### design/flow/design.v
module alu (input signed [31:0] in1, input signed [31:0] in2, input [3:0] opCode, input [4:0] shiftAmt, output signed [31:0] result);
	assign result = opCode == 0 ? in1 + in2 :
			opCode == 1 ? in1 - in2 :
			opCode == 2 ? in1 & in2 :
			opCode == 3 ? in1 | in2 :
			opCode == 4 ? in1 << shiftAmt :
			opCode == 5 ? in1 >> shiftAmt :
			opCode == 6 ? in1 >>> shiftAmt :
			opCode == 7 ? in1 > in2 ? 1 : 0 :
			opCode == 8 ? in1 < in2 ? 1 : 0 : 0;
endmodule
module mux (input selCh, input [31:0] inCh0, input [31:0] inCh1, output [31:0] selData);
	assign selData = selCh == 0 ? inCh0 :
			  selCh == 1 ? inCh1 : 0;
endmodule
module registerFile (input wrEnable, input [4:0] wrReg, input [31:0] wrData, input [4:0] rdReg1, output [31:0] rdData1, input [4:0] rdReg2, output [31:0] rdData2, input clk);
	reg [31:0] regFile [31:0];
	assign rdData1 = regFile[rdReg1];
	assign rdData2 = regFile[rdReg2];
	always @(posedge clk) begin if (wrEnable) begin regFile[wrReg] <= wrData; end end
endmodule
module project (input wrEnable, input [4:0] wrReg, input [4:0] rdReg1, input [4:0] rdReg2, input clk, input [3:0] opCode, input [4:0] shiftAmt, output signed [31:0] result, input selCh, input [31:0] selData);
	wire [31:0] selected;
	wire signed [31:0] rdData1;
	wire signed [31:0] rdData2;
	registerFile regFile1 (wrEnable, wrReg, selected, rdReg1, rdData1, rdReg2, rdData2, clk);
	alu alu1 (rdData1, rdData2, opCode, shiftAmt, result);
	mux m1 (selCh, selData, result, selected);
endmodule
### design/flow/run.sh
#!/bin/bash
# the make line also repeats each setting of config.mk as NAME=value (left out here)
make -C /OpenROAD-flow-scripts/flow DESIGN_CONFIG=/design/flow/config.mk WORK_HOME=/design/flow/orfs CLKGATE_MAP_FILE= finish
### design/flow/config.mk
export PLATFORM = sky130hd
export DESIGN_NAME = project
export DESIGN_NICKNAME = project
export VERILOG_FILES = /design/flow/design.v
export SDC_FILE = /design/flow/constraint.sdc
export NUM_CORES = 4
export LEC_CHECK = 0
export CAP_MARGIN = 20
export CELL_PAD_IN_SITES_DETAIL_PLACEMENT = 0
export CELL_PAD_IN_SITES_GLOBAL_PLACEMENT = 0
export CORE_ASPECT_RATIO = 0.99
export CORE_MARGIN = 2
export CORE_UTILIZATION = 72
export CTS_CLUSTER_DIAMETER = 30
export CTS_CLUSTER_SIZE = 35
export HOLD_SLACK_MARGIN = 0.28
export MAX_ROUTING_LAYER = met4
export MIN_ROUTING_LAYER = met1
export PLACE_DENSITY = 0.65
export SETUP_SLACK_MARGIN = 0.91
export SLEW_MARGIN = 0
export TNS_END_PERCENT = 5
### design/flow/constraint.sdc
create_clock -name core_clock -period 3.12 [get_ports {clk}]
set_input_delay 0.6240 -clock core_clock [delete_from_list [all_inputs] [get_ports {clk}]]
set_output_delay 0.6240 -clock core_clock [all_outputs]
set_load 0.01 [all_outputs]
==> results of run 1 <==
## through the flow
step / hold slack, ns / setup TNS [ns] / setup slack [ns]
after global placement: 1.50 / -2886.14 / -3.54
after detailed placement: 1.52 / -3062.92 / -3.77
after floorplan: 1.00 / -1856.67 / -2.18
==> results.cfg, run 1 <==
; implementation run metrics
[outcome]
outcome = did not finish
stop_stage = 4_1_cts
stop_error = [ERROR DPL-0033] detailed placement checks failed during check placement.

[synthesis]
syn-mean-instance-area_sq_um = 15.0
synth_top_flop_cell = edfxtp_1
edf_count = 1024
ys_types = 89
ys_sh_mux_pct = 25.8
synth.most_common_cell = edfxtp_1
post_synth_instance_area_sq_um = 56600
top_cell_area_share_pct = 54.4
synthArstFlopShare_pct = 0
ys_cells = 3769
ys_seq_share_pct = 54.4
topCellsByArea = edfxtp_1 54%, mux4_2 18%, mux2i_1 7.3%, a22oi_1 2.4%, ha_1 2.1%
ys_top_logic_family = multiplexers
common_cells = 1,024 x edfxtp_1, 447 x mux4_2, 415 x mux2i_1
aoi_share_pct = 8.95
synth-seq-cells = 1024
synth_warnings = 1
fp_nets = 3926
syn_inst = 3769
synth-xor-area-share_pct = 0.480
yosysTopAreaCell = edfxtp_1
ys_area_sq_um = 56600
synth_adder_area_share_pct = 2.19
ys_sh_simple_pct = 4.92

[die]
fp_util_pct = 72.5
core_region_area_sq_um = 78000
dieHeight_um = 283
die_area_sq_um = 80800
die_w_um = 286
pin_count = 91
placementRows = 102

[place]
gp_congestion = 1.43
dp_hpwl_um = 154000
io_buffers = 90
place_inst = 5798
place_area_sq_um = 68600
==> run 2: changes to the inputs <==
- ABC_AREA: not set -> 1
- CELL_PAD_IN_SITES_DETAIL_PLACEMENT: 0 -> not set
- CELL_PAD_IN_SITES_GLOBAL_PLACEMENT: 0 -> not set
- CORE_ASPECT_RATIO: 0.99 -> not set
- CORE_UTILIZATION: 72 -> 58
- CTS_CLUSTER_DIAMETER: 30 -> not set
- CTS_CLUSTER_SIZE: 35 -> 50
- HOLD_SLACK_MARGIN: 0.28 -> 0.3
- MAX_ROUTING_LAYER: met4 -> not set
- MIN_ROUTING_LAYER: met1 -> not set
- PLACE_DENSITY: 0.65 -> not set
- PLACE_DENSITY_LB_ADDON: not set -> 0.14
- SETUP_SLACK_MARGIN: 0.91 -> 1.61
- SLEW_MARGIN: 0 -> 20
- TNS_END_PERCENT: 5 -> not set
- clock period: 3.12 -> 5.49 ns (I/O delays scaled with it)
==> results.cfg, run 2 <==
; yosys + openroad results
[outcome]
outcome = failed layout checks
so_faults = negative setup slack

[synthesis]
synth_adder_area_share_pct = 2.09
synth-seq-cells = 1024
ys_types = 47
synth_top_flop_cell = edfxtp_1
synth-xor-area-share_pct = 0.369
ys_seq_share_pct = 51.8
synth.most_common_cell = nand2_1
ys_sh_mux_pct = 0
syn_inst = 7062
aoi_share_pct = 11.1
ys_cells = 7062
yosysTopAreaCell = edfxtp_1
top_cell_area_share_pct = 51.8
edf_count = 1024
synth_warnings = 1
synthArstFlopShare_pct = 0
ys_sh_simple_pct = 28.5
fp_nets = 7219
ys_top_logic_family = simple AND/OR/NAND/NOR gates
ys_area_sq_um = 59400
post_synth_instance_area_sq_um = 59400
common_cells = 1,892 x nand2_1, 1,310 x nand3_1, 1,024 x edfxtp_1
topCellsByArea = edfxtp_1 52%, nand2_1 12%, nand3_1 11%, o21ai_0 5.3%, nor2_1 4.4%
syn-mean-instance-area_sq_um = 8.41

[detailed_routing]
dr.max_layer_used = met5
wl_met3_um = 46400
drt_iter0_drc = 12686
ant_nets = 0
vias_per_cell = 6.81
drt_first_pass_iters = 9
routedWlPerCell_um = 28.9
finalWirelength_um = 272000
wl_met2_um = 112000
met1_length_um = 87400
drc = 0
num_vias = 64168

[power]
pg_clk_uw = 7470
powerSeq_uw = 8840
p_switching_uw = 6900
p_clk_share_pct = 33.3
vdd_drop_max_v = 0.000324
power.group.top = registers
pwr-share-comb_pct = 27.3
sw_frac_of_total_pct = 30.8
p_comb_uw = 6120
power.density_nw_per_um2 = 285
leakagePower_uw = 0.0319
intPower_uw = 15500
pwr-share-seq_pct = 39.4

[clock_tree]
cts_sinks = 1024
cts_tree = yes
cts_buffers = 107
h-tree-depth = 3
clk_pin_slew_ns = 0.06
root_buffer = clkbuf_16
cts_hold_buf = 0
clockBufferDepth = 3
clkLatencyLatePin_ns = 0.77

[place]
dp_hpwl_um = 159000
place_inst = 8953
gp_congestion = 1.04
io_buffers = 90

[die]
die_w_um = 324
pin_count = 91
placementRows = 117
dieHeight_um = 324
die_area_sq_um = 105000
core_region_area_sq_um = 102000
fp_util_pct = 58.4

[timing]
worst_hold_slack_ns = 1.23
slew_viol_final = 0
fin_ws_ns = -0.734
tightestPinTransition_ns = 1.16
grt_setup_unrepaired = true
fmaxAchievable_mhz = 161
finClkSkew_ns = 0.100
post-route-period-util_pct = 113
relSlewSlack_pct = 22.6
min_period_ns = 6.22
finalHoldViolCount = 0
finalSetupViolations = 94

[setup_path]
critPathLaunchType = input port
path_depth = 44
reg2reg_from = regFile1.regFile[30][0]
required_ns = 5.95
crit_fanout = 8
crit_path_end = regFile1.regFile[26][18]
end_kind = flip-flop
critical_path_class = in -> reg
cp.arrival_ns = 6.68
worst-path-buf-inv = 25
worstReg2RegEnd = regFile1.regFile[26][18]
setup.worst_path.start = rdReg2[1]
crit_slowest_cell = fa_2
r2r_slack_ns = -0.34
crit_top_cell = buf_4
r2r_cells = 40
max_stage_delay_ns = 0.36
cpLargestDelayFamily = buffers and inverters

[global_routing]
gr-total-overflow = 0
grt_max_degree = 64
grt_pass1_wl_um = 377000
antenna_found_initial = 2
grtUsageTotal_pct = 49.2
grt_pass1_vias = 59169

[layout]
final_util_pct = 77.5
fin_nets = 8124
syn_to_final_growth_pct = 32.6
instances_no_fill = 9428

[job]
drv_cap = 0
tool_warnings = 94

[min_path]
hold_path_depth = 4
hold_start = selData[27]
hold_end = regFile1.regFile[8][27]
hp-class = in -> reg
## run 2: what timing repair did
item / in CTS / in global routing
pin swaps: 128 / 167
endpoints found under the setup margin: 1056 / 1056
gates resized: 564 / 352
buffers inserted: 125 / 80
cloned: 41 / 27
## run 2: final cells by class
class	instances	area [sq um]
diodes	1	2.50
clock buffers	128	2780
clock inverters	73	786
fillers	6654	22900
inverters	271	1130
multi-input cells	5248	27500
flip-flops and latches	1024	30700
well taps	1368	1710
repair buffers	1311	14100
repair inverters	4	60.1
## run 2: per-stage QoR
stage	total power, uW	area [sq um]	setup TNS (ns)	setup WS, ns
floorplan	11300	59800	-0.0584	-0.0584
global placement	13700	69000	-198.37	-1.39
detailed placement	13700	69000	-245.70	-1.43
CTS	21700	76500	-19.80	-0.471
global route	22900	78800	-60.22	-0.817
finish	22400	78800	-53.30	-0.734
## run 2: layer usage
metal,vias to the layer above,track usage [%]
met5,-,0
met2,6494,70.7
li1,26568,-
met4,4,37.6
met3,1804,17.4
met1,29298,60.7
==> run 3: changes to the inputs <==
- ABC_AREA: 1 -> not set
- CORE_UTILIZATION: 58 -> 69
- CTS_CLUSTER_SIZE: 50 -> not set
- HOLD_SLACK_MARGIN: 0.3 -> not set
- PLACE_DENSITY_LB_ADDON: 0.14 -> not set
- SETUP_SLACK_MARGIN: 1.61 -> not set
- clock period: 5.49 -> 7.8 ns (I/O delays scaled with it)
==> results.cfg, run 3 <==
; implementation run metrics
[die]
dieHeight_um = 290
placementRows = 104
die_w_um = 290
pin_count = 91
fp_util_pct = 70.0
die_area_sq_um = 84300
core_region_area_sq_um = 80800

[synthesis]
top_cell_area_share_pct = 54.4
post_synth_instance_area_sq_um = 56600
synth_top_flop_cell = edfxtp_1
yosysTopAreaCell = edfxtp_1
syn_inst = 3769
synth_adder_area_share_pct = 2.19
ys_sh_simple_pct = 4.92
syn-mean-instance-area_sq_um = 15.0
ys_cells = 3769
fp_nets = 3926
synthArstFlopShare_pct = 0
synth_warnings = 1
ys_seq_share_pct = 54.4
ys_area_sq_um = 56600
ys_types = 89
common_cells = 1,024 x edfxtp_1, 447 x mux4_2, 415 x mux2i_1
topCellsByArea = edfxtp_1 54%, mux4_2 18%, mux2i_1 7.3%, a22oi_1 2.4%, ha_1 2.1%
aoi_share_pct = 8.95
ys_sh_mux_pct = 25.8
ys_top_logic_family = multiplexers
synth-xor-area-share_pct = 0.480
edf_count = 1024
synth.most_common_cell = edfxtp_1
synth-seq-cells = 1024

[place]
place_inst = 5379
dp_hpwl_um = 153000
io_buffers = 90
place_area_sq_um = 64200
gp_congestion = 1.16

[outcome]
stop_error = [ERROR GRT-0232] Routing congestion too high. Check the congestion heatmap in the GUI.
outcome = did not finish
stop_stage = 5_1_grt

[clock_tree]
cts_hold_buf = 0
cts_buffers = 98
root_buffer = clkbuf_16
h-tree-depth = 3
clockBufferDepth = 3
cts_sinks = 1024

[global_routing]
gr-total-overflow = 1078
grtUsageTotal_pct = 90.2
[run 3: metrics by stage]
stage	hold slack [ns]	setup slack (ns)	total power [uW]	setup TNS, ns
3_5_place_dp	1.99	-1.11	9510	-13.75
3_3_place_gp	1.91	-1.00	9410	-10.17
2_1_floorplan	1.71	0.0320	7970	0
4_1_cts	1.76	-0.0721	14600	-0.0804
[run 3: repair_timing]
action / 4_1_cts
setup buffers: 41
cloned: 11
pin swaps: 47
endpoints found under the setup margin: 32
gates resized: 252
[run 3: layer usage]
layer,GRT overflow,global-route usage (%)
met1,75,89.2
met2,554,98.9
met3,69,83.5
met4,373,90.8
met5,7,64.6
==> run 4: changes to the inputs <==
- CORE_UTILIZATION: 69 -> 70
- CTS_CLUSTER_SIZE: not set -> 50
- MAX_ROUTING_LAYER: not set -> met4
- PLACE_DENSITY_LB_ADDON: not set -> 0.01
- SETUP_SLACK_MARGIN: not set -> 1.61
- clock period: 7.8 -> 8.11 ns (I/O delays scaled with it)
==> results.cfg, run 4 <==
; implementation run metrics
[outcome]
outcome = did not finish
stop_stage = 5_1_grt
stop_error = [ERROR GRT-0116] Global routing finished with congestion. Check the congestion regions in the DRC Viewer.

[synthesis]
syn_inst = 3769
ys_sh_simple_pct = 4.92
edf_count = 1024
fp_nets = 3926
synth.most_common_cell = edfxtp_1
syn-mean-instance-area_sq_um = 15.0
synth-seq-cells = 1024
ys_cells = 3769
synth-xor-area-share_pct = 0.480
ys_area_sq_um = 56600
top_cell_area_share_pct = 54.4
aoi_share_pct = 8.95
post_synth_instance_area_sq_um = 56600
synth_adder_area_share_pct = 2.19
synth_warnings = 1
common_cells = 1,024 x edfxtp_1, 447 x mux4_2, 415 x mux2i_1
ys_top_logic_family = multiplexers
ys_seq_share_pct = 54.4
ys_sh_mux_pct = 25.8
yosysTopAreaCell = edfxtp_1
ys_types = 89
synth_top_flop_cell = edfxtp_1
synthArstFlopShare_pct = 0
topCellsByArea = edfxtp_1 54%, mux4_2 18%, mux2i_1 7.3%, a22oi_1 2.4%, ha_1 2.1%

[global_routing]
gr-total-overflow = 302
grtUsageTotal_pct = 83.6

[place]
place_area_sq_um = 64100
io_buffers = 90
place_inst = 5336
gp_congestion = 1.20
dp_hpwl_um = 155000

[die]
die_area_sq_um = 83100
core_region_area_sq_um = 80300
fp_util_pct = 70.4
pin_count = 91
dieHeight_um = 288
placementRows = 104
die_w_um = 288

[clock_tree]
root_buffer = clkbuf_16
cts_hold_buf = 0
cts_buffers = 101
clockBufferDepth = 3
cts_sinks = 1024
h-tree-depth = 3
## run 4: repair_timing
| item | in CTS |
|---|---|
| pin swaps | 110 |
| buffers inserted | 119 |
| setup endpoints to repair | 676 |
| gates cloned | 20 |
| resized | 461 |
## run 4: stage by stage
stage	setup WS (ns)	setup TNS [ns]	utilization, %
after CTS	0.0619	0	87.9
after detailed placement	-0.974	-10.07	79.8
after global placement	-0.776	-7.20	79.8
after floorplan	0.825	0	-
## run 4: routing by layer
| layer | overflow | track usage [%] |
|---|---|---|
| met5 | - | - |
| met4 | 83 | 77.8 |
| met3 | 26 | 72.1 |
| met2 | 172 | 94.2 |
| met1 | 21 | 84.5 |
==> run 5: changes to the inputs <==
- ABC_AREA: not set -> 1
- CORE_UTILIZATION: 70 -> 72
- CTS_CLUSTER_SIZE: 50 -> 10
- HOLD_SLACK_MARGIN: not set -> 0.28
- MAX_ROUTING_LAYER: met4 -> not set
- PLACE_DENSITY_LB_ADDON: 0.01 -> 0.08
- SETUP_SLACK_MARGIN: 1.61 -> 0.68
- clock period: 8.11 -> 5.17 ns (I/O delays scaled with it)
==> results.cfg, run 5 <==
; implementation run metrics
[clock_tree]
cts_sinks = 1024
cts_buffers = 113
h-tree-depth = 3
clockBufferDepth = 3
root_buffer = clkbuf_16
cts_hold_buf = 0

[synthesis]
syn-mean-instance-area_sq_um = 8.41
edf_count = 1024
post_synth_instance_area_sq_um = 59400
ys_sh_simple_pct = 28.5
common_cells = 1,892 x nand2_1, 1,310 x nand3_1, 1,024 x edfxtp_1
fp_nets = 7219
ys_area_sq_um = 59400
ys_top_logic_family = simple AND/OR/NAND/NOR gates
synth-xor-area-share_pct = 0.369
ys_seq_share_pct = 51.8
top_cell_area_share_pct = 51.8
synth_adder_area_share_pct = 2.09
synthArstFlopShare_pct = 0
synth_warnings = 1
ys_types = 47
yosysTopAreaCell = edfxtp_1
aoi_share_pct = 11.1
topCellsByArea = edfxtp_1 52%, nand2_1 12%, nand3_1 11%, o21ai_0 5.3%, nor2_1 4.4%
ys_sh_mux_pct = 0
synth-seq-cells = 1024
syn_inst = 7062
synth.most_common_cell = nand2_1
ys_cells = 7062
synth_top_flop_cell = edfxtp_1

[global_routing]
gr-total-overflow = 17
grtUsageTotal_pct = 83.0

[die]
pin_count = 91
core_region_area_sq_um = 81800
die_w_um = 291
dieHeight_um = 291
fp_util_pct = 72.6
placementRows = 105
die_area_sq_um = 84800

[outcome]
stop_error = [ERROR GRT-0116] Global routing finished with congestion. Check the congestion regions in the DRC Viewer.
outcome = did not finish
stop_stage = 5_1_grt

[place]
gp_congestion = 1.09
io_buffers = 90
dp_hpwl_um = 155000
place_area_sq_um = 67600
[run 5: repair_timing]
action / CTS
endpoints found under the setup margin: 857
pin swaps: 141
buffers inserted: 113
resized: 608
cloned: 45
[run 5: through the flow]
stage	worst slack [ns]	utilization, %	power, uW	std cells
2_1_floorplan	-0.250	-	12000	7062
3_3_place_gp	-1.45	82.5	14200	8562
3_5_place_dp	-1.57	82.5	14400	8562
4_1_cts	-0.698	91.1	22000	8850
[run 5: metal layers]
| layer | GRT usage (%) | GRT overflow |
|---|---|---|
| met5 | 54.1 | 0 |
| met4 | 79.4 | 9 |
| met3 | 73.8 | 0 |
| met2 | 94.0 | 8 |
| met1 | 83.4 | 0 |
==> run 6: changes to the inputs <==
- ABC_AREA: 1 -> not set
- CORE_UTILIZATION: 72 -> 61
- CTS_CLUSTER_DIAMETER: not set -> 352
- CTS_CLUSTER_SIZE: 10 -> 57
- HOLD_SLACK_MARGIN: 0.28 -> not set
- PLACE_DENSITY_LB_ADDON: 0.08 -> 0.01
- SETUP_SLACK_MARGIN: 0.68 -> 1.62
- TNS_END_PERCENT: not set -> 5
- clock period: 5.17 -> 5.49 ns (I/O delays scaled with it)
==> results.cfg, run 6 <==
; implementation run metrics
[clock_tree]
cts_buffers = 21
h-tree-depth = 1
clockBufferDepth = 3
cts_sinks = 1024
cts_hold_buf = 0
root_buffer = clkbuf_16

[synthesis]
post_synth_instance_area_sq_um = 56600
edf_count = 1024
ys_sh_mux_pct = 25.8
ys_sh_simple_pct = 4.92
common_cells = 1,024 x edfxtp_1, 447 x mux4_2, 415 x mux2i_1
top_cell_area_share_pct = 54.4
fp_nets = 3926
synth.most_common_cell = edfxtp_1
synthArstFlopShare_pct = 0
ys_seq_share_pct = 54.4
synth-xor-area-share_pct = 0.480
synth_warnings = 1
syn_inst = 3769
synth_adder_area_share_pct = 2.19
synth_top_flop_cell = edfxtp_1
ys_cells = 3769
topCellsByArea = edfxtp_1 54%, mux4_2 18%, mux2i_1 7.3%, a22oi_1 2.4%, ha_1 2.1%
aoi_share_pct = 8.95
yosysTopAreaCell = edfxtp_1
synth-seq-cells = 1024
ys_area_sq_um = 56600
syn-mean-instance-area_sq_um = 15.0
ys_types = 89
ys_top_logic_family = multiplexers

[die]
die_w_um = 308
fp_util_pct = 61.6
placementRows = 111
pin_count = 91
die_area_sq_um = 95200
dieHeight_um = 308
core_region_area_sq_um = 91800

[outcome]
outcome = did not finish
stop_stage = 5_1_grt

[place]
gp_congestion = 1.14
place_inst = 5965
dp_hpwl_um = 174000
dpl_worst_slack_ns = -2.87
io_buffers = 90
run 6: through the flow:
stage	cell area [sq um]	TNS (ns)
floorplan	57400	-140.81
global placement	68200	-1105.10
detailed placement	68200	-1193.24
CTS	72100	-146.26
run 6: what timing repair did:
| item | in CTS |
|---|---|
| gates resized | 500 |
| gates cloned | 19 |
| buffers inserted | 123 |
| pin swaps | 120 |
| endpoints found under the setup margin | 1056 |
==> run 7: changes to the inputs <==
- CORE_UTILIZATION: 61 -> 16
- CTS_CLUSTER_DIAMETER: 352 -> not set
- CTS_CLUSTER_SIZE: 57 -> not set
- PLACE_DENSITY_LB_ADDON: 0.01 -> not set
- SETUP_SLACK_MARGIN: 1.62 -> not set
- TNS_END_PERCENT: 5 -> not set
- clock period: 5.49 -> 13.5 ns (I/O delays scaled with it)
==> results.cfg, run 7 <==
; yosys + openroad results
[synthesis]
synth-xor-area-share_pct = 0.480
aoi_share_pct = 8.95
ys_sh_mux_pct = 25.8
yosysTopAreaCell = edfxtp_1
syn_inst = 3769
ys_cells = 3769
fp_nets = 3926
syn-mean-instance-area_sq_um = 15.0
synth_warnings = 1
common_cells = 1,024 x edfxtp_1, 447 x mux4_2, 415 x mux2i_1
synth.most_common_cell = edfxtp_1
synth_top_flop_cell = edfxtp_1
ys_sh_simple_pct = 4.92
top_cell_area_share_pct = 54.4
post_synth_instance_area_sq_um = 56600
topCellsByArea = edfxtp_1 54%, mux4_2 18%, mux2i_1 7.3%, a22oi_1 2.4%, ha_1 2.1%
edf_count = 1024
ys_area_sq_um = 56600
synth_adder_area_share_pct = 2.19
synthArstFlopShare_pct = 0
ys_seq_share_pct = 54.4
synth-seq-cells = 1024
ys_types = 89
ys_top_logic_family = multiplexers

[setup_path]
max_stage_delay_ns = 0.98
setup.worst_path.start = rdReg1[0]
r2r_cells = 15
crit_path_end = result[0]
critical_path_class = in -> out
path_depth = 23
critPathLaunchType = input port
end_kind = output port
cpLargestDelayFamily = buffers and inverters
crit_fanout = 17
r2r_slack_ns = 6.72
crit_top_cell = buf_4
crit_slowest_cell = clkdlybuf4s50_1
reg2reg_from = regFile1.regFile[19][3]
worstReg2RegEnd = regFile1.regFile[8][0]
cp.arrival_ns = 10.10
critical_path.cell_chain = clkdlybuf4s50_1 -> and2_2 -> buf_4 -> buf_4 -> a22oi_1 -> nand2_1 -> o22ai_1 -> a211oi_1 -> ha_1 -> nor4_1 -> buf_4 -> and3_1 -> o311ai_0 -> a31oi_1 -> nor2_1 -> o221ai_1 -> nor3_1 -> o31ai_1 -> buf_4 -> a221oi_2 -> nor2_1 -> buf_4 -> clkdlybuf4s50_1
worst-path-buf-inv = 7
required_ns = 10.80

[min_path]
hold_end = regFile1.regFile[4][0]
hold_path_depth = 6
hp-class = reg -> reg
hold_start = regFile1.regFile[16][0]

[timing]
relSlewSlack_pct = 11.5
tightestPinTransition_ns = 1.29
finalSetupViolations = 0
grt_setup_unrepaired = false
fmaxAchievable_mhz = 78.1
finClkSkew_ns = 0.0617
min_period_ns = 12.80
timing.setup.tns_ns = 0
finalHoldViolCount = 0
slew_viol_final = 0
post-route-period-util_pct = 94.8

[die]
core_region_area_sq_um = 352000
pin_count = 91
placementRows = 218
dieHeight_um = 599
die_w_um = 599
fp_util_pct = 16.1
die_area_sq_um = 358000

[detailed_routing]
vias_per_cell = 4.58
finalWirelength_um = 223000
num_vias = 39638
drt_first_pass_iters = 6
routedWlPerCell_um = 25.7
ant_nets = 0
met1_length_um = 90100
drc = 0
drt_iter0_drc = 5535
dr.max_layer_used = met5
wl_met3_um = 24800
wl_met2_um = 100000

[clock_tree]
clkLatencyLatePin_ns = 0.75
cts_sinks = 1024
cts_resized = 0
cts_tree = yes
cts_setup_buffers = 0
cts_hold_buf = 0
clockBufferDepth = 3
clk_pin_slew_ns = 0.06
root_buffer = clkbuf_16
cts_buffers = 101
h-tree-depth = 3

[power]
p_clk_share_pct = 35.7
power.density_nw_per_um2 = 120
power.group.top = registers
powerSeq_uw = 3610
p_switching_uw = 2300
pwr-share-seq_pct = 44.8
leakagePower_uw = 0.0214
intPower_uw = 5760
p_total_uw = 8060
pwr-share-comb_pct = 19.4
sw_frac_of_total_pct = 28.5
p_comb_uw = 1570
vdd_drop_max_v = 0.000105
pg_clk_uw = 2880

[place]
gp_congestion = 0.948
io_buffers = 90
dp_hpwl_um = 142000

[layout]
fin_nets = 3991
syn_to_final_growth_pct = 18.7

[global_routing]
grt_pass1_vias = 38701
antenna_found_initial = 26
grt_max_degree = 106
gr-total-overflow = 0
grtUsageTotal_pct = 12.0
grt_pass1_wl_um = 306000

[outcome]
outcome = no timing/DRC/antenna violations

[job]
tool_warnings = 94
drv_cap = 0
[run 7: cell type report]
type                    count  area (sq um)
diodes                      6          15.0
clock buffers             119          2590
clock inverters            64           783
fillers                 37551        285000
inverters                  99           372
multi-input cells        2347         24400
flip-flops and latches   1024         30700
well taps                4730          5920
repair buffers            261          2340
[run 7: metal layers]
layer	vias to the layer above	track usage [%]
met3	402	2.96
met1	20927	16.2
met4	8	4.04
met2	2693	18.5
li1	15608	-
met5	-	0
[run 7: per-stage QoR]
step	worst slack, ns	util, %	std cells	hold WS (ns)	instance area [sq um]
CTS	0.776	19.1	8643	2.08	67100
global placement	0.782	18.1	8460	2.12	63700
floorplan	3.01	-	3769	1.71	56600
finish	0.696	19.1	8650	2.11	67200
global route	0.417	19.1	8645	2.20	67100
detailed placement	0.808	18.1	8460	2.07	63700
==> run 8: changes to the inputs <==
- CORE_UTILIZATION: 16 -> 68
- CTS_CLUSTER_SIZE: not set -> 37
- MAX_ROUTING_LAYER: not set -> met4
- clock period: 13.5 -> 7.54 ns (I/O delays scaled with it)
==> results.cfg, run 8 <==
; implementation run metrics
[outcome]
outcome = did not finish
stop_stage = 5_1_grt
stop_error = [ERROR GRT-0116] Global routing finished with congestion. Check the congestion regions in the DRC Viewer.

[synthesis]
ys_sh_mux_pct = 25.8
post_synth_instance_area_sq_um = 56600
aoi_share_pct = 8.95
synth_top_flop_cell = edfxtp_1
synth_warnings = 1
synth.most_common_cell = edfxtp_1
ys_cells = 3769
yosysTopAreaCell = edfxtp_1
syn-mean-instance-area_sq_um = 15.0
ys_types = 89
ys_top_logic_family = multiplexers
synth-seq-cells = 1024
synth-xor-area-share_pct = 0.480
common_cells = 1,024 x edfxtp_1, 447 x mux4_2, 415 x mux2i_1
ys_seq_share_pct = 54.4
synthArstFlopShare_pct = 0
ys_sh_simple_pct = 4.92
fp_nets = 3926
synth_adder_area_share_pct = 2.19
topCellsByArea = edfxtp_1 54%, mux4_2 18%, mux2i_1 7.3%, a22oi_1 2.4%, ha_1 2.1%
top_cell_area_share_pct = 54.4
ys_area_sq_um = 56600
edf_count = 1024
syn_inst = 3769

[clock_tree]
cts_sinks = 1024
clockBufferDepth = 3
root_buffer = clkbuf_16
cts_buffers = 97
h-tree-depth = 3
cts_hold_buf = 0

[die]
pin_count = 91
fp_util_pct = 68.8
die_area_sq_um = 85500
core_region_area_sq_um = 82200
die_w_um = 292
placementRows = 105
dieHeight_um = 292

[place]
gp_congestion = 1.14
dpl_worst_slack_ns = -1.29
io_buffers = 90
place_inst = 5441
dp_hpwl_um = 162000

[global_routing]
grtUsageTotal_pct = 81.2
gr-total-overflow = 176
## run 8: what timing repair did
action / CTS
gates resized: 391
pin swaps: 81
cloned: 13
setup endpoints to repair: 32
hold endpoints to repair: 0
buffers inserted: 89
## run 8: metal layers
layer | GRT overflow | track usage [%]
met1 | 1 | 81.2
met2 | 82 | 92.9
met3 | 9 | 68.8
met4 | 84 | 76.1
met5 | - | -
## run 8: stage by stage
stage / utilization (%) / TNS [ns] / instance area (sq um)
after floorplan: - / 0 / 56600
after global placement: 78.6 / -19.22 / 64700
after detailed placement: 78.6 / -26.12 / 64700
after CTS: 85.9 / -0.657 / 70600
==> run 9: changes to the inputs <==
- CELL_PAD_IN_SITES_DETAIL_PLACEMENT: not set -> 0
- CELL_PAD_IN_SITES_GLOBAL_PLACEMENT: not set -> 3
- CORE_ASPECT_RATIO: not set -> 0.66
- CORE_UTILIZATION: 68 -> 34
- CTS_CLUSTER_SIZE: 37 -> 85
- HOLD_SLACK_MARGIN: not set -> 0.3
- MAX_ROUTING_LAYER: met4 -> met5
- MIN_ROUTING_LAYER: not set -> met1
- PLACE_DENSITY_LB_ADDON: not set -> 0.18
- SETUP_SLACK_MARGIN: not set -> 0.96
- SLEW_MARGIN: 20 -> 15
- TNS_END_PERCENT: not set -> 35
- clock period: 7.54 -> 7.17 ns (I/O delays scaled with it)
==> results.cfg, run 9 <==
; yosys + openroad results
[clock_tree]
clockBufferDepth = 3
cts_buffers = 96
cts_sinks = 1024
cts_tree = yes
clk_pin_slew_ns = 0.06
cts_hold_buf = 0
root_buffer = clkbuf_16
clkLatencyLatePin_ns = 0.71
h-tree-depth = 3

[setup_path]
worst-path-buf-inv = 11
crit_top_cell = buf_12
worstReg2RegEnd = regFile1.regFile[4][31]
crit_slowest_cell = or4_4
critPathLaunchType = input port
cpLargestDelayFamily = AND-OR/OR-AND gates
crit_path_end = result[25]
required_ns = 5.74
path_depth = 24
reg2reg_from = regFile1.regFile[17][4]
cp.arrival_ns = 6.61
critical_path.cell_chain = buf_12 -> buf_12 -> buf_16 -> buf_12 -> buf_16 -> buf_12 -> mux4_2 -> mux4_2 -> mux2i_4 -> buf_6 -> inv_2 -> ha_4 -> or4_4 -> a41oi_4 -> o21bai_4 -> a311o_2 -> buf_6 -> buf_6 -> a21o_1 -> a211oi_4 -> o211ai_1 -> xnor2_1 -> o22ai_2 -> buf_2
end_kind = output port
crit_fanout = 7
r2r_slack_ns = 1.23
setup.worst_path.start = rdReg2[0]
r2r_cells = 23
max_stage_delay_ns = 0.55
critical_path_class = in -> out

[detailed_routing]
vias_per_cell = 6.12
num_vias = 43358
ant_nets = 0
drt_first_pass_iters = 6
routedWlPerCell_um = 37.0
finalWirelength_um = 262000
drt_iter0_drc = 6082
drc = 0

[outcome]
so_faults = negative setup slack
outcome = failed layout checks

[die]
dieHeight_um = 335
fp_util_pct = 34.3
die_w_um = 506
die_area_sq_um = 170000
pin_count = 91
core_region_area_sq_um = 165000
placementRows = 121

[place]
place_area_sq_um = 67800
gp_congestion = 1.00
place_inst = 6705
dpl_worst_slack_ns = -2.40
io_buffers = 90
dp_hpwl_um = 183000

[global_routing]
grt_max_degree = 75
grt_pass1_wl_um = 355000
grt_pass1_vias = 41791
grtUsageTotal_pct = 30.4
antenna_found_initial = 14
gr-total-overflow = 0

[synthesis]
ys_cells = 3769
ys_sh_simple_pct = 4.92
edf_count = 1024
aoi_share_pct = 8.95
top_cell_area_share_pct = 54.4
ys_seq_share_pct = 54.4
synth_top_flop_cell = edfxtp_1
synth-seq-cells = 1024
ys_top_logic_family = multiplexers
synth_warnings = 1
synth_adder_area_share_pct = 2.19
common_cells = 1,024 x edfxtp_1, 447 x mux4_2, 415 x mux2i_1
ys_sh_mux_pct = 25.8
fp_nets = 3926
yosysTopAreaCell = edfxtp_1
ys_types = 89
topCellsByArea = edfxtp_1 54%, mux4_2 18%, mux2i_1 7.3%, a22oi_1 2.4%, ha_1 2.1%
syn_inst = 3769
syn-mean-instance-area_sq_um = 15.0
synth-xor-area-share_pct = 0.480
synth.most_common_cell = edfxtp_1
ys_area_sq_um = 56600
post_synth_instance_area_sq_um = 56600
synthArstFlopShare_pct = 0

[timing]
slew_viol_final = 0
post-route-period-util_pct = 112
timing.setup.tns_ns = -12.53
tightestPinTransition_ns = 1.19
finalSetupViolations = 25
fin_ws_ns = -0.873
fmaxAchievable_mhz = 124
finalHoldViolCount = 0
relSlewSlack_pct = 20.5
grt_setup_unrepaired = true
finClkSkew_ns = 0.0305
min_period_ns = 8.04

[power]
leakagePower_uw = 0.0274
pg_clk_uw = 5180
intPower_uw = 11800
p_comb_uw = 4860
power.density_nw_per_um2 = 223
p_total_uw = 16800
sw_frac_of_total_pct = 29.9
pwr-share-comb_pct = 28.8
vdd_drop_max_v = 0.000192
pwr-share-seq_pct = 40.4
powerSeq_uw = 6800
p_switching_uw = 5030
p_clk_share_pct = 30.8
power.group.top = registers

[min_path]
hp-class = in -> reg
hold_end = regFile1.regFile[13][3]
hold_path_depth = 3
hold_start = selData[3]

[layout]
syn_to_final_growth_pct = 33.4
instances_no_fill = 7087
postLayoutCellArea_sq_um = 75500
fin_nets = 4950

[job]
tool_warnings = 94
drv_cap = 0
-- run 9: area by class of cell --
| type | count | area [sq um] |
|---|---|---|
| diodes | 3 | 7.51 |
| well taps | 2214 | 2770 |
| clock inverters | 49 | 529 |
| fillers | 14733 | 89600 |
| inverters | 99 | 382 |
| repair buffers | 1223 | 12200 |
| flip-flops and latches | 1024 | 30700 |
| clock buffers | 126 | 2560 |
| multi-input cells | 2349 | 26300 |
-- run 9: per-stage QoR --
step,utilization (%),hold WS [ns]
3_5_place_dp,41.1,1.85
4_1_cts,45.3,1.59
2_1_floorplan,-,1.73
6_report,45.7,1.64
5_1_grt,45.7,1.63
3_3_place_gp,41.1,1.87
-- run 9: metal layers --
layer / vias to the layer above / track usage, % / routed length (um)
li1: 17575 / - / -
met1: 23077 / 48.3 / 123000
met2: 2429 / 40.6 / 103000
met3: 273 / 8.04 / 28600
met4: 4 / 6.80 / 6560
met5: - / 0 / 27
-- run 9: timing repair --
item | in CTS | in global routing
gates resized | 585 | 88
buffers inserted | 158 | 27
endpoints found under the setup margin | 667 | 638
gates cloned | 17 | 2
pin swaps | 139 | 81
==> run 10: changes to the inputs <==
- ABC_AREA: not set -> 1
- CAP_MARGIN: 20 -> 10
- CTS_CLUSTER_SIZE: 85 -> 32
- MAX_ROUTING_LAYER: met5 -> met4
- PLACE_DENSITY_LB_ADDON: 0.18 -> 0.19
==> results.cfg, run 10 <==
; yosys + openroad results
[detailed_routing]
finalWirelength_um = 314000
drt_first_pass_iters = 7
ant_nets = 0
drt_iter0_drc = 8476
vias_per_cell = 5.81
num_vias = 59740
drc = 0
routedWlPerCell_um = 30.6

[clock_tree]
cts_tree = yes
cts_sinks = 1024
clockBufferDepth = 3
root_buffer = clkbuf_16
clk_pin_slew_ns = 0.06
clkLatencyLatePin_ns = 0.75
cts_buffers = 103
h-tree-depth = 3

[die]
die_w_um = 519
fp_util_pct = 34.3
dieHeight_um = 344
pin_count = 91
placementRows = 124
die_area_sq_um = 178000
core_region_area_sq_um = 173000

[setup_path]
crit_path_end = result[30]
critical_path_class = in -> out
max_stage_delay_ns = 0.42
path_depth = 31
r2r_cells = 47
end_kind = output port
critPathLaunchType = input port
cp.arrival_ns = 5.82
setup.worst_path.start = rdReg2[1]
worst-path-buf-inv = 11
reg2reg_from = regFile1.regFile[25][6]
crit_slowest_cell = nand4_1
required_ns = 5.74
cpLargestDelayFamily = buffers and inverters
crit_fanout = 8
worstReg2RegEnd = regFile1.regFile[28][17]
r2r_slack_ns = 0.92

[global_routing]
grtUsageTotal_pct = 35.2
grt_max_degree = 73
gr-total-overflow = 0
antenna_found_initial = 9
grt_pass1_vias = 54744
grt_pass1_wl_um = 433000

[power]
p_clk_share_pct = 31.9
power.group.top = registers
sw_frac_of_total_pct = 31.8
intPower_uw = 11500
p_total_uw = 16800
pg_clk_uw = 5380
p_switching_uw = 5350
power.density_nw_per_um2 = 217
powerSeq_uw = 6760
p_comb_uw = 4690
pwr-share-comb_pct = 27.9
vdd_drop_max_v = 0.000205
pwr-share-seq_pct = 40.2
leakagePower_uw = 0.0308

[synthesis]
synth_adder_area_share_pct = 2.09
synthArstFlopShare_pct = 0
ys_seq_share_pct = 51.8
ys_area_sq_um = 59400
fp_nets = 7219
synth_warnings = 1
ys_top_logic_family = simple AND/OR/NAND/NOR gates
syn_inst = 7062
syn-mean-instance-area_sq_um = 8.41
topCellsByArea = edfxtp_1 52%, nand2_1 12%, nand3_1 11%, o21ai_0 5.3%, nor2_1 4.4%
yosysTopAreaCell = edfxtp_1
aoi_share_pct = 11.1
synth_top_flop_cell = edfxtp_1
post_synth_instance_area_sq_um = 59400
ys_cells = 7062
ys_sh_simple_pct = 28.5
synth.most_common_cell = nand2_1
edf_count = 1024
ys_types = 47
common_cells = 1,892 x nand2_1, 1,310 x nand3_1, 1,024 x edfxtp_1
top_cell_area_share_pct = 51.8
synth-seq-cells = 1024
synth-xor-area-share_pct = 0.369
ys_sh_mux_pct = 0

[place]
place_inst = 9946
io_buffers = 90
gp_congestion = 1.01
dp_hpwl_um = 206000

[outcome]
so_faults = negative setup slack
outcome = failed layout checks

[timing]
slew_viol_final = 0
finClkSkew_ns = 0.0407
fmaxAchievable_mhz = 138
finalSetupViolations = 3
finalHoldViolCount = 0
post-route-period-util_pct = 101
relSlewSlack_pct = 15.7
tightestPinTransition_ns = 1.26
min_period_ns = 7.25
fin_ws_ns = -0.0841
grt_setup_unrepaired = true

[min_path]
hold_start = selData[13]
hold_path_depth = 4
hold_end = regFile1.regFile[14][13]
hp-class = in -> reg

[layout]
instances_no_fill = 10275
n_fill_cell = 16996
syn_to_final_growth_pct = 30.3
fin_nets = 8021

[job]
tool_warnings = 94
drv_cap = 0
run 10: metal layers:
| layer | wire length, um | vias to the layer above | GRT usage (%) |
|---|---|---|---|
| li1 | - | 26404 | - |
| met1 | 142000 | 29386 | 51.3 |
| met2 | 126000 | 3530 | 47.7 |
| met3 | 35800 | 420 | 8.56 |
| met4 | 10900 | 0 | 10.6 |
| met5 | 0 | - | - |
run 10: area by class of cell:
| type | instances | area, sq um | area share [%] |
|---|---|---|---|
| clock inverter | 52 | 453 | 0.585 |
| timing repair inverter | 6 | 85.1 | 0.110 |
| clock buffer | 131 | 2730 | 3.52 |
| tap | 2331 | 2920 | 3.77 |
| multi-input combinational | 5245 | 26700 | 34.5 |
| sequential | 1024 | 30700 | 39.7 |
| inverter | 271 | 1150 | 1.49 |
| antenna | 2 | 5.00 | 0.00647 |
| timing repair buffer | 1213 | 12600 | 16.3 |
run 10: through the flow:
stage	worst slack (ns)	area (sq um)	utilization [%]	TNS, ns	hold WS [ns]
floorplan	0.948	59600	-	0	1.73
global placement	-2.15	69800	40.3	-309.03	1.91
detailed placement	-1.72	69900	40.3	-116.11	1.90
CTS	0.0699	76100	43.9	0	1.58
global route	-0.210	77400	44.7	-1.11	1.61
finish	-0.0841	77400	44.7	-0.161	1.62
run 10: timing repair:
item,CTS,global route
endpoints found under the setup margin,511,96
gates cloned,31,9
hold buffers,0,0
setup buffers,80,24
pin swaps,103,120
resized,483,270
hold endpoints to repair,0,0
==> run 11: changes to the inputs <==
- CAP_MARGIN: 10 -> 0
- CELL_PAD_IN_SITES_DETAIL_PLACEMENT: 0 -> not set
- CELL_PAD_IN_SITES_GLOBAL_PLACEMENT: 3 -> not set
- CORE_ASPECT_RATIO: 0.66 -> not set
- CORE_UTILIZATION: 34 -> 72
- CTS_CLUSTER_SIZE: 32 -> 10
- HOLD_SLACK_MARGIN: 0.3 -> 0.29
- MAX_ROUTING_LAYER: met4 -> not set
- MIN_ROUTING_LAYER: met1 -> not set
- PLACE_DENSITY: not set -> 0.39
- PLACE_DENSITY_LB_ADDON: 0.19 -> not set
- SETUP_SLACK_MARGIN: 0.96 -> 0.68
- SLEW_MARGIN: 15 -> 20
- TNS_END_PERCENT: 35 -> 15
- clock period: 7.17 -> 5.17 ns (I/O delays scaled with it)
==> results.cfg, run 11 <==
; implementation run metrics
[synthesis]
topCellsByArea = edfxtp_1 52%, nand2_1 12%, nand3_1 11%, o21ai_0 5.3%, nor2_1 4.4%
synth-xor-area-share_pct = 0.369
yosysTopAreaCell = edfxtp_1
ys_sh_simple_pct = 28.5
edf_count = 1024
post_synth_instance_area_sq_um = 59400
ys_area_sq_um = 59400
top_cell_area_share_pct = 51.8
fp_nets = 7219
synth_top_flop_cell = edfxtp_1
syn-mean-instance-area_sq_um = 8.41
ys_cells = 7062
ys_sh_mux_pct = 0
synth_warnings = 1
aoi_share_pct = 11.1
synth_adder_area_share_pct = 2.09
syn_inst = 7062
synth.most_common_cell = nand2_1
synth-seq-cells = 1024
ys_types = 47
synthArstFlopShare_pct = 0
ys_seq_share_pct = 51.8
common_cells = 1,892 x nand2_1, 1,310 x nand3_1, 1,024 x edfxtp_1
ys_top_logic_family = simple AND/OR/NAND/NOR gates

[die]
placementRows = 105
core_region_area_sq_um = 81800
fp_util_pct = 72.6
dieHeight_um = 291
die_area_sq_um = 84800
die_w_um = 291
pin_count = 91

[outcome]
outcome = did not finish
stop_stage = 5_1_grt
stop_error = [ERROR GRT-0116] Global routing finished with congestion. Check the congestion regions in the DRC Viewer.

[place]
io_buffers = 90
dp_hpwl_um = 164000
gp_congestion = 1.11
place_inst = 8656
dpl_worst_slack_ns = -1.47
place_area_sq_um = 68600

[clock_tree]
root_buffer = clkbuf_16
cts_buffers = 113
h-tree-depth = 3
cts_sinks = 1024
clockBufferDepth = 3

[global_routing]
grtUsageTotal_pct = 92.2
gr-total-overflow = 1633
-- run 11: routing by layer --
metal | overflow | track usage, %
met4 | 521 | 92.9
met1 | 118 | 90.6
met3 | 161 | 85.0
met2 | 807 | 101
met5 | 26 | 71.6
-- run 11: metrics by stage --
| stage | hold WS, ns | util [%] |
|---|---|---|
| floorplan | 1.41 | - |
| global placement | 1.77 | 83.9 |
| detailed placement | 1.81 | 83.9 |
| CTS | 1.19 | 93.3 |
-- run 11: repair_timing --
item	in CTS
hold buffers	0
pin swaps	164
endpoints found under the setup margin	768
gates resized	794
gates cloned	49
buffers inserted	122
==> run 12: changes to the inputs <==
- ABC_AREA: 1 -> not set
- CAP_MARGIN: 0 -> 20
- CELL_PAD_IN_SITES_DETAIL_PLACEMENT: not set -> 0
- CELL_PAD_IN_SITES_GLOBAL_PLACEMENT: not set -> 1
- CORE_ASPECT_RATIO: not set -> 1.12
- CORE_UTILIZATION: 72 -> 58
- CTS_CLUSTER_SIZE: 10 -> 35
- HOLD_SLACK_MARGIN: 0.29 -> -0.04
- MAX_ROUTING_LAYER: not set -> met5
- MIN_ROUTING_LAYER: not set -> met1
- PLACE_DENSITY: 0.39 -> 0.65
- SETUP_SLACK_MARGIN: 0.68 -> 1.5
- SLEW_MARGIN: 20 -> 35
- TNS_END_PERCENT: 15 -> 5
- clock period: 5.17 -> 5.62 ns (I/O delays scaled with it)
==> results.cfg, run 12 <==
; yosys + openroad results
[outcome]
outcome = failed layout checks
so_faults = negative setup slack

[clock_tree]
clockBufferDepth = 3
cts_buffers = 99
clkLatencyLatePin_ns = 0.73
cts_hold_buf = 0
clk_pin_slew_ns = 0.08
root_buffer = clkbuf_16
h-tree-depth = 3
cts_sinks = 1024
cts_tree = yes

[synthesis]
syn_inst = 3769
synth_adder_area_share_pct = 2.19
topCellsByArea = edfxtp_1 54%, mux4_2 18%, mux2i_1 7.3%, a22oi_1 2.4%, ha_1 2.1%
top_cell_area_share_pct = 54.4
aoi_share_pct = 8.95
yosysTopAreaCell = edfxtp_1
synth-seq-cells = 1024
synth_top_flop_cell = edfxtp_1
ys_sh_mux_pct = 25.8
synth_warnings = 1
synthArstFlopShare_pct = 0
post_synth_instance_area_sq_um = 56600
ys_types = 89
synth.most_common_cell = edfxtp_1
syn-mean-instance-area_sq_um = 15.0
ys_seq_share_pct = 54.4
ys_cells = 3769
synth-xor-area-share_pct = 0.480
ys_top_logic_family = multiplexers
ys_sh_simple_pct = 4.92
fp_nets = 3926
common_cells = 1,024 x edfxtp_1, 447 x mux4_2, 415 x mux2i_1
ys_area_sq_um = 56600
edf_count = 1024

[global_routing]
met3_usage_pct = 21.5
grt_util_met1_pct = 60.8
grt_pass1_vias = 49516
grtUsageTotal_pct = 52.4
grt_util_met2_pct = 77.8
antenna_found_initial = 15
grt_max_degree = 61
grt_pass1_wl_um = 367000
gr-total-overflow = 0
grt-busiest-layer = met2

[detailed_routing]
finalWirelength_um = 285000
num_vias = 52003
drc = 0
drt_iter0_drc = 11133
ant_nets = 0
routedWlPerCell_um = 44.5
vias_per_cell = 8.11
drt_first_pass_iters = 12

[setup_path]
crit_path_end = result[0]
crit_top_cell = buf_16
critical_path_class = in -> out
r2r_slack_ns = -0.27
cpLargestDelayFamily = buffers and inverters
crit_slowest_cell = a22oi_1
crit_fanout = 8
setup.worst_path.start = rdReg1[1]
worst-path-buf-inv = 10
r2r_cells = 24
critPathLaunchType = input port
max_stage_delay_ns = 0.57
worstReg2RegEnd = regFile1.regFile[14][30]
required_ns = 4.50
cp.arrival_ns = 6.30
reg2reg_from = regFile1.regFile[19][2]
path_depth = 26
end_kind = output port

[timing]
tightestPinTransition_ns = 1.12
fin_ws_ns = -1.81
fmaxAchievable_mhz = 135
finalHoldViolCount = 0
post-route-period-util_pct = 132
finalSetupViolations = 881
grt_setup_unrepaired = true
worst_hold_slack_ns = 1.30
relSlewSlack_pct = 25.5
min_period_ns = 7.43
slew_viol_final = 0
finClkSkew_ns = 0.0578

[min_path]
hp-class = in -> reg
hold_path_depth = 2
hold_end = regFile1.regFile[30][31]
hold_start = selData[31]

[die]
pin_count = 91
fp_util_pct = 58.4
placementRows = 121
die_area_sq_um = 100000
core_region_area_sq_um = 96900
dieHeight_um = 334
die_w_um = 299

[power]
p_comb_uw = 6120
powerSeq_uw = 8690
sw_frac_of_total_pct = 30.4
p_clk_share_pct = 32.5
pg_clk_uw = 7140
vdd_drop_max_v = 0.000526
pwr-share-comb_pct = 27.9
p_switching_uw = 6680
p_total_uw = 21900
pwr-share-seq_pct = 39.6
power.density_nw_per_um2 = 285
intPower_uw = 15300
power.group.top = registers
leakagePower_uw = 0.0287

[place]
gp_congestion = 1.11
io_buffers = 90
dpl_worst_slack_ns = -2.28
dp_hpwl_um = 158000

[layout]
syn_to_final_growth_pct = 36.0
final_util_pct = 79.4
fin_nets = 5192

[job]
drv_cap = 0
tool_warnings = 97
==> run 12: final cells by class <==
type                            instances  area [sq um]
Multi-Input combinational cell       2351         26700
Clock inverter                         60           703
Inverter                               99           384
Timing Repair Buffer                 1460         14100
Sequential cell                      1024         30700
Antenna cell                            9          22.5
Tap cell                             1291          1620
Fill cell                            4840         20000
Clock buffer                          122          2580
==> run 12: timing repair <==
item | in CTS | in global routing
buffers inserted | 148 | 68
gates cloned | 26 | 3
endpoints found under the hold margin | 0 | 0
gates resized | 504 | 275
setup endpoints to repair | 1056 | 1056
pin swaps | 120 | 105
==> run 12: stage by stage <==
| step | instance area, sq um | TNS (ns) | instances |
|---|---|---|---|
| 5_1_grt | 76900 | -286.31 | 6407 |
| 2_1_floorplan | 57400 | -85.44 | 3769 |
| 6_report | 76900 | -289.60 | 6416 |
| 4_1_cts | 75100 | -100.32 | 6336 |
| 3_5_place_dp | 67900 | -1009.38 | 5980 |
| 3_3_place_gp | 67900 | -958.78 | 5980 |
==> run 12: per-layer routing <==
| metal | vias to the layer above | part of all wire (%) |
|---|---|---|
| li1 | 18093 | - |
| met1 | 24565 | 28 |
| met2 | 6818 | 41 |
| met3 | 2513 | 18 |
| met4 | 14 | 12 |
| met5 | - | 0.099 |
==> run 13: changes to the inputs <==
- ABC_AREA: not set -> 1
- CELL_PAD_IN_SITES_DETAIL_PLACEMENT: 0 -> not set
- CELL_PAD_IN_SITES_GLOBAL_PLACEMENT: 1 -> not set
- CORE_ASPECT_RATIO: 1.12 -> not set
- CORE_UTILIZATION: 58 -> 69
- CTS_CLUSTER_SIZE: 35 -> not set
- HOLD_SLACK_MARGIN: -0.04 -> not set
- MAX_ROUTING_LAYER: met5 -> not set
- MIN_ROUTING_LAYER: met1 -> not set
- PLACE_DENSITY: 0.65 -> 0.39
- SETUP_SLACK_MARGIN: 1.5 -> not set
- SLEW_MARGIN: 35 -> 20
- TNS_END_PERCENT: 5 -> not set
- clock period: 5.62 -> 5.17 ns (I/O delays scaled with it)
==> results.cfg, run 13 <==
; implementation run metrics
[die]
placementRows = 107
die_w_um = 297
dieHeight_um = 297
fp_util_pct = 69.7
die_area_sq_um = 88500
pin_count = 91
core_region_area_sq_um = 85300

[synthesis]
synthArstFlopShare_pct = 0
post_synth_instance_area_sq_um = 59400
synth_top_flop_cell = edfxtp_1
synth_adder_area_share_pct = 2.09
ys_sh_simple_pct = 28.5
synth.most_common_cell = nand2_1
top_cell_area_share_pct = 51.8
aoi_share_pct = 11.1
edf_count = 1024
ys_sh_mux_pct = 0
ys_types = 47
ys_seq_share_pct = 51.8
synth_warnings = 1
synth-xor-area-share_pct = 0.369
topCellsByArea = edfxtp_1 52%, nand2_1 12%, nand3_1 11%, o21ai_0 5.3%, nor2_1 4.4%
synth-seq-cells = 1024
syn-mean-instance-area_sq_um = 8.41
syn_inst = 7062
ys_area_sq_um = 59400
common_cells = 1,892 x nand2_1, 1,310 x nand3_1, 1,024 x edfxtp_1
fp_nets = 7219
ys_top_logic_family = simple AND/OR/NAND/NOR gates
yosysTopAreaCell = edfxtp_1
ys_cells = 7062

[clock_tree]
clockBufferDepth = 3
root_buffer = clkbuf_16
cts_sinks = 1024
h-tree-depth = 3
cts_buffers = 101

[place]
io_buffers = 90
gp_congestion = 1.07
dp_hpwl_um = 157000
dpl_worst_slack_ns = -1.55
place_area_sq_um = 68000

[global_routing]
grtUsageTotal_pct = 83.2
gr-total-overflow = 155

[outcome]
outcome = did not finish
stop_error = [ERROR GRT-0232] Routing congestion too high. Check the congestion heatmap in the GUI.
stop_stage = 5_1_grt
-- run 13: routing by layer --
layer | overflow | track usage (%)
met4 | 54 | 81.0
met3 | 10 | 74.6
met2 | 85 | 94.2
met1 | 4 | 82.8
met5 | 2 | 52.8
-- run 13: per-stage QoR --
| stage | cells | total power, uW |
|---|---|---|
| CTS | 9071 | 22300 |
| detailed placement | 8659 | 14400 |
| global placement | 8659 | 14300 |
| floorplan | 7062 | 12000 |
-- run 13: repair_timing --
item | 4_1_cts
hold buffers | 0
pin swaps | 198
gates cloned | 71
gates resized | 786
setup endpoints to repair | 242
endpoints found under the hold margin | 0
buffers inserted | 163
==> run 14: changes to the inputs <==
- CAP_MARGIN: 20 -> 35
- CELL_PAD_IN_SITES_DETAIL_PLACEMENT: not set -> 0
- CELL_PAD_IN_SITES_GLOBAL_PLACEMENT: not set -> 3
- CORE_ASPECT_RATIO: not set -> 0.66
- CORE_UTILIZATION: 69 -> 34
- CTS_CLUSTER_SIZE: not set -> 32
- GPL_ROUTABILITY_DRIVEN: not set -> 0
- HOLD_SLACK_MARGIN: not set -> 0.3
- MAX_ROUTING_LAYER: not set -> met4
- MIN_ROUTING_LAYER: not set -> met1
- PLACE_DENSITY: 0.39 -> not set
- PLACE_DENSITY_LB_ADDON: not set -> 0.19
- SETUP_SLACK_MARGIN: not set -> 0.96
- SLEW_MARGIN: 20 -> 15
- TNS_END_PERCENT: not set -> 35
- clock period: 5.17 -> 8.37 ns (I/O delays scaled with it)
==> results.cfg, run 14 <==
; yosys + openroad results
[clock_tree]
cts_hold_buf = 0
cts_buffers = 106
root_buffer = clkbuf_16
cts_tree = yes
clk_pin_slew_ns = 0.08
clkLatencyLatePin_ns = 0.77
clockBufferDepth = 3
cts_sinks = 1024
h-tree-depth = 3

[global_routing]
grt_pass1_wl_um = 432000
antenna_found_initial = 7
grt_max_degree = 65
grtUsageTotal_pct = 35.1
grt_pass1_vias = 53863
gr-total-overflow = 0

[synthesis]
common_cells = 1,892 x nand2_1, 1,310 x nand3_1, 1,024 x edfxtp_1
synth_warnings = 1
fp_nets = 7219
edf_count = 1024
aoi_share_pct = 11.1
synth_top_flop_cell = edfxtp_1
synth_adder_area_share_pct = 2.09
top_cell_area_share_pct = 51.8
yosysTopAreaCell = edfxtp_1
ys_top_logic_family = simple AND/OR/NAND/NOR gates
syn_inst = 7062
post_synth_instance_area_sq_um = 59400
ys_sh_mux_pct = 0
ys_sh_simple_pct = 28.5
ys_cells = 7062
ys_seq_share_pct = 51.8
ys_types = 47
synth.most_common_cell = nand2_1
synth-xor-area-share_pct = 0.369
syn-mean-instance-area_sq_um = 8.41
synth-seq-cells = 1024
ys_area_sq_um = 59400
synthArstFlopShare_pct = 0
topCellsByArea = edfxtp_1 52%, nand2_1 12%, nand3_1 11%, o21ai_0 5.3%, nor2_1 4.4%

[power]
pwr-share-seq_pct = 40.2
vdd_drop_max_v = 0.000165
powerSeq_uw = 5790
pwr-share-comb_pct = 26.4
power.density_nw_per_um2 = 189
leakagePower_uw = 0.0300
sw_frac_of_total_pct = 31.7
p_clk_share_pct = 33.5
p_switching_uw = 4570
p_comb_uw = 3800
pg_clk_uw = 4820
power.group.top = registers
intPower_uw = 9850

[timing]
min_period_ns = 7.67
worst_hold_slack_ns = 1.62
finClkSkew_ns = 0.0431
tightestPinTransition_ns = 0.965
finalSetupViolations = 0
relSlewSlack_pct = 35.7
finalHoldViolCount = 0
post-route-period-util_pct = 91.7
grt_setup_unrepaired = true
fmaxAchievable_mhz = 130
slew_viol_final = 0

[setup_path]
crit_path_end = result[28]
worst-path-buf-inv = 11
cp.arrival_ns = 6.00
path_depth = 29
reg2reg_from = regFile1.regFile[25][0]
r2r_slack_ns = 1.73
required_ns = 6.70
end_kind = output port
setup.worst_path.start = rdReg2[1]
max_stage_delay_ns = 0.42
r2r_cells = 46
cpLargestDelayFamily = buffers and inverters
crit_slowest_cell = fa_2
critPathLaunchType = input port
critical_path_class = in -> out
crit_fanout = 7
worstReg2RegEnd = regFile1.regFile[19][30]

[die]
pin_count = 91
fp_util_pct = 34.3
core_region_area_sq_um = 173000
die_w_um = 519
dieHeight_um = 344
placementRows = 124
die_area_sq_um = 178000

[detailed_routing]
vias_per_cell = 5.89
finalWirelength_um = 314000
drc = 0
num_vias = 59012
routedWlPerCell_um = 31.3
drt_iter0_drc = 9042
ant_nets = 0
drt_first_pass_iters = 6

[job]
tool_warnings = 92
drv_cap = 0

[place]
place_area_sq_um = 66600
dp_hpwl_um = 190000
io_buffers = 90

[min_path]
hold_start = regFile1.regFile[4][8]
hp-class = reg -> reg
hold_path_depth = 12
hold_end = regFile1.regFile[7][8]

[layout]
fin_nets = 7763
syn_to_final_growth_pct = 28.4
final_util_pct = 44.0
postLayoutCellArea_sq_um = 76300

[outcome]
outcome = no timing/DRC/antenna violations
## run 14: layer usage
| metal | share of wire (%) | GRT usage [%] | up-vias |
|---|---|---|---|
| met5 | 0 | - | - |
| met4 | 3.6 | 10.9 | 0 |
| met3 | 10 | 6.16 | 462 |
| met2 | 42 | 50.0 | 3623 |
| met1 | 45 | 50.5 | 29026 |
| li1 | - | - | 25901 |
## run 14: repair_timing
item	in CTS	in global routing
setup endpoints to repair	32	64
setup buffers	117	43
gates cloned	57	15
resized	514	242
pin swaps	114	137
hold endpoints to repair	0	0
## run 14: cell type report
class                   instances  area [sq um]
clock inverters                59           541
repair inverters                3          33.8
well taps                    2331          2920
multi-input cells            5245         26800
clock buffers                 136          2810
diodes                          2          5.00
repair buffers                955         11300
inverters                     271          1130
flip-flops and latches       1024         30700
fillers                     16890         97000
## run 14: stage by stage
| step | std cells | total power, uW | setup TNS [ns] | setup slack (ns) |
|---|---|---|---|---|
| final | 10026 | 14400 | 0 | 0.698 |
| after global routing | 10026 | 14900 | 0 | 0.593 |
| after CTS | 9962 | 14200 | 0 | 0.730 |
| after detailed placement | 9593 | 8930 | -1.96 | -0.402 |
| after global placement | 9580 | 8940 | -2.27 | -0.426 |
| after floorplan | 7062 | 7380 | 0 | 0.972 |
==> run 15: changes to the inputs <==
- ABC_AREA: 1 -> 0
- CAP_MARGIN: 35 -> 40
- CELL_PAD_IN_SITES_GLOBAL_PLACEMENT: 3 -> 1
- CORE_ASPECT_RATIO: 0.66 -> 0.86
- CORE_UTILIZATION: 34 -> 20
- CTS_CLUSTER_SIZE: 32 -> 66
- GPL_TIMING_DRIVEN: not set -> 0
- HOLD_SLACK_MARGIN: 0.3 -> not set
- MAX_ROUTING_LAYER: met4 -> not set
- MIN_ROUTING_LAYER: met1 -> not set
- PLACE_DENSITY_LB_ADDON: 0.19 -> 0.1
- SETUP_SLACK_MARGIN: 0.96 -> -0.06
- SLEW_MARGIN: 15 -> 20
- TNS_END_PERCENT: 35 -> 65
- clock period: 8.37 -> 10.1 ns (I/O delays scaled with it)
==> results.cfg, run 15 <==
; yosys + openroad results
[timing]
timing.setup.tns_ns = -0.232
grt_setup_unrepaired = true
finClkSkew_ns = 0.0424
finalHoldViolCount = 0
min_period_ns = 10.22
fmaxAchievable_mhz = 97.9
tightestPinTransition_ns = 0.981
relSlewSlack_pct = 34.6
fin_ws_ns = -0.119
finalSetupViolations = 3
worst_hold_slack_ns = 2.04
post-route-period-util_pct = 101
slew_viol_final = 0

[synthesis]
synthArstFlopShare_pct = 0
common_cells = 1,024 x edfxtp_1, 447 x mux4_2, 415 x mux2i_1
synth_adder_area_share_pct = 2.19
ys_sh_mux_pct = 25.8
ys_seq_share_pct = 54.4
syn_inst = 3769
syn-mean-instance-area_sq_um = 15.0
synth-xor-area-share_pct = 0.480
synth_top_flop_cell = edfxtp_1
topCellsByArea = edfxtp_1 54%, mux4_2 18%, mux2i_1 7.3%, a22oi_1 2.4%, ha_1 2.1%
fp_nets = 3926
synth.most_common_cell = edfxtp_1
ys_cells = 3769
edf_count = 1024
top_cell_area_share_pct = 54.4
ys_sh_simple_pct = 4.92
synth_warnings = 1
yosysTopAreaCell = edfxtp_1
aoi_share_pct = 8.95
synth-seq-cells = 1024
ys_types = 89
ys_area_sq_um = 56600
post_synth_instance_area_sq_um = 56600
ys_top_logic_family = multiplexers

[global_routing]
antenna_found_initial = 25
gr-total-overflow = 0
grt_pass1_vias = 41922
grtUsageTotal_pct = 23.6
grt_max_degree = 33
grt_pass1_wl_um = 444000

[power]
p_clk_share_pct = 37.6
sw_frac_of_total_pct = 30.7
power.group.top = registers
power.density_nw_per_um2 = 166
pwr-share-seq_pct = 39.2
pwr-share-comb_pct = 23.2
p_comb_uw = 2860
powerSeq_uw = 4830
pg_clk_uw = 4630
vdd_drop_max_v = 0.000133
p_switching_uw = 3780
leakagePower_uw = 0.0248
intPower_uw = 8540

[detailed_routing]
finalWirelength_um = 346000
drt_iter0_drc = 5493
vias_per_cell = 5.25
routedWlPerCell_um = 42.5
num_vias = 42756
drc = 0
ant_nets = 0
drt_first_pass_iters = 5

[setup_path]
worstReg2RegEnd = regFile1.regFile[28][31]
setup.worst_path.start = rdReg1[3]
crit_path_end = result[0]
required_ns = 8.08
r2r_cells = 20
critical_path_class = in -> out
reg2reg_from = regFile1.regFile[14][4]
r2r_slack_ns = 3.62
critical_path.cell_chain = clkdlybuf4s15_2 -> clkbuf_2 -> buf_6 -> nand2b_1 -> buf_2 -> o22ai_1 -> nor2_2 -> inv_1 -> clkbuf_1 -> ha_1 -> o41a_1 -> a211o_1 -> nor2_4 -> o221ai_1 -> and2_1 -> o31ai_1 -> buf_4 -> a221oi_4 -> nor2_1 -> clkdlybuf4s50_1
cp.arrival_ns = 8.20
cpLargestDelayFamily = buffers and inverters
crit_fanout = 12
critPathLaunchType = input port
worst-path-buf-inv = 8
max_stage_delay_ns = 0.55
path_depth = 20
end_kind = output port
crit_slowest_cell = buf_2

[die]
placementRows = 181
pin_count = 91
core_region_area_sq_um = 282000
die_w_um = 577
dieHeight_um = 497
die_area_sq_um = 287000
fp_util_pct = 20.1

[job]
tool_warnings = 94
drv_cap = 0

[place]
dp_hpwl_um = 263000
place_inst = 7857
place_area_sq_um = 67400
dpl_worst_slack_ns = -2.74
io_buffers = 78

[min_path]
hold_path_depth = 8
hp-class = reg -> reg
hold_start = regFile1.regFile[29][11]
hold_end = regFile1.regFile[28][11]

[clock_tree]
h-tree-depth = 4
clkLatencyLatePin_ns = 0.80
root_buffer = clkbuf_16
cts_sinks = 1024
cts_hold_buf = 0
clockBufferDepth = 3
cts_tree = yes
cts_buffers = 131
clk_pin_slew_ns = 0.06

[outcome]
outcome = failed layout checks
so_faults = negative setup slack

[layout]
syn_to_final_growth_pct = 30.8
postLayoutCellArea_sq_um = 74000
instances_no_fill = 8148
fin_nets = 4448
[run 15: area by class of cell]
cell class | instances | area (sq um)
Tap cell | 3751 | 4690
Sequential cell | 1024 | 30700
Inverter | 99 | 378
Timing Repair Buffer | 406 | 6260
Antenna cell | 8 | 20.0
Clock inverter | 56 | 460
Clock buffer | 175 | 3660
Buffer | 282 | 2390
Fill cell | 28817 | 208000
Multi-Input combinational cell | 2347 | 25400
[run 15: what timing repair did]
action                     in CTS  in global routing
gates resized                 343                 89
pin swaps                      19                 18
setup endpoints to repair     128                 13
cloned                          0                  0
buffers inserted               29                 36
[run 15: per-stage QoR]
stage | power, uW | util, %
floorplan | 6150 | -
global placement | 7370 | 22.0
detailed placement | 7520 | 23.9
CTS | 12300 | 26.0
global route | 12700 | 26.2
finish | 12300 | 26.2
[run 15: per-layer routing]
metal	part of all wire, %	track usage [%]	up-vias	wire length, um
li1	-	-	16620	-
met1	46	34.5	23706	161000
met2	44	36.2	2036	154000
met3	6.4	3.51	386	22000
met4	2.7	6.19	8	9520
met5	0.012	0	-	43
No activity file was given, so power comes from the tool's default toggle rates.
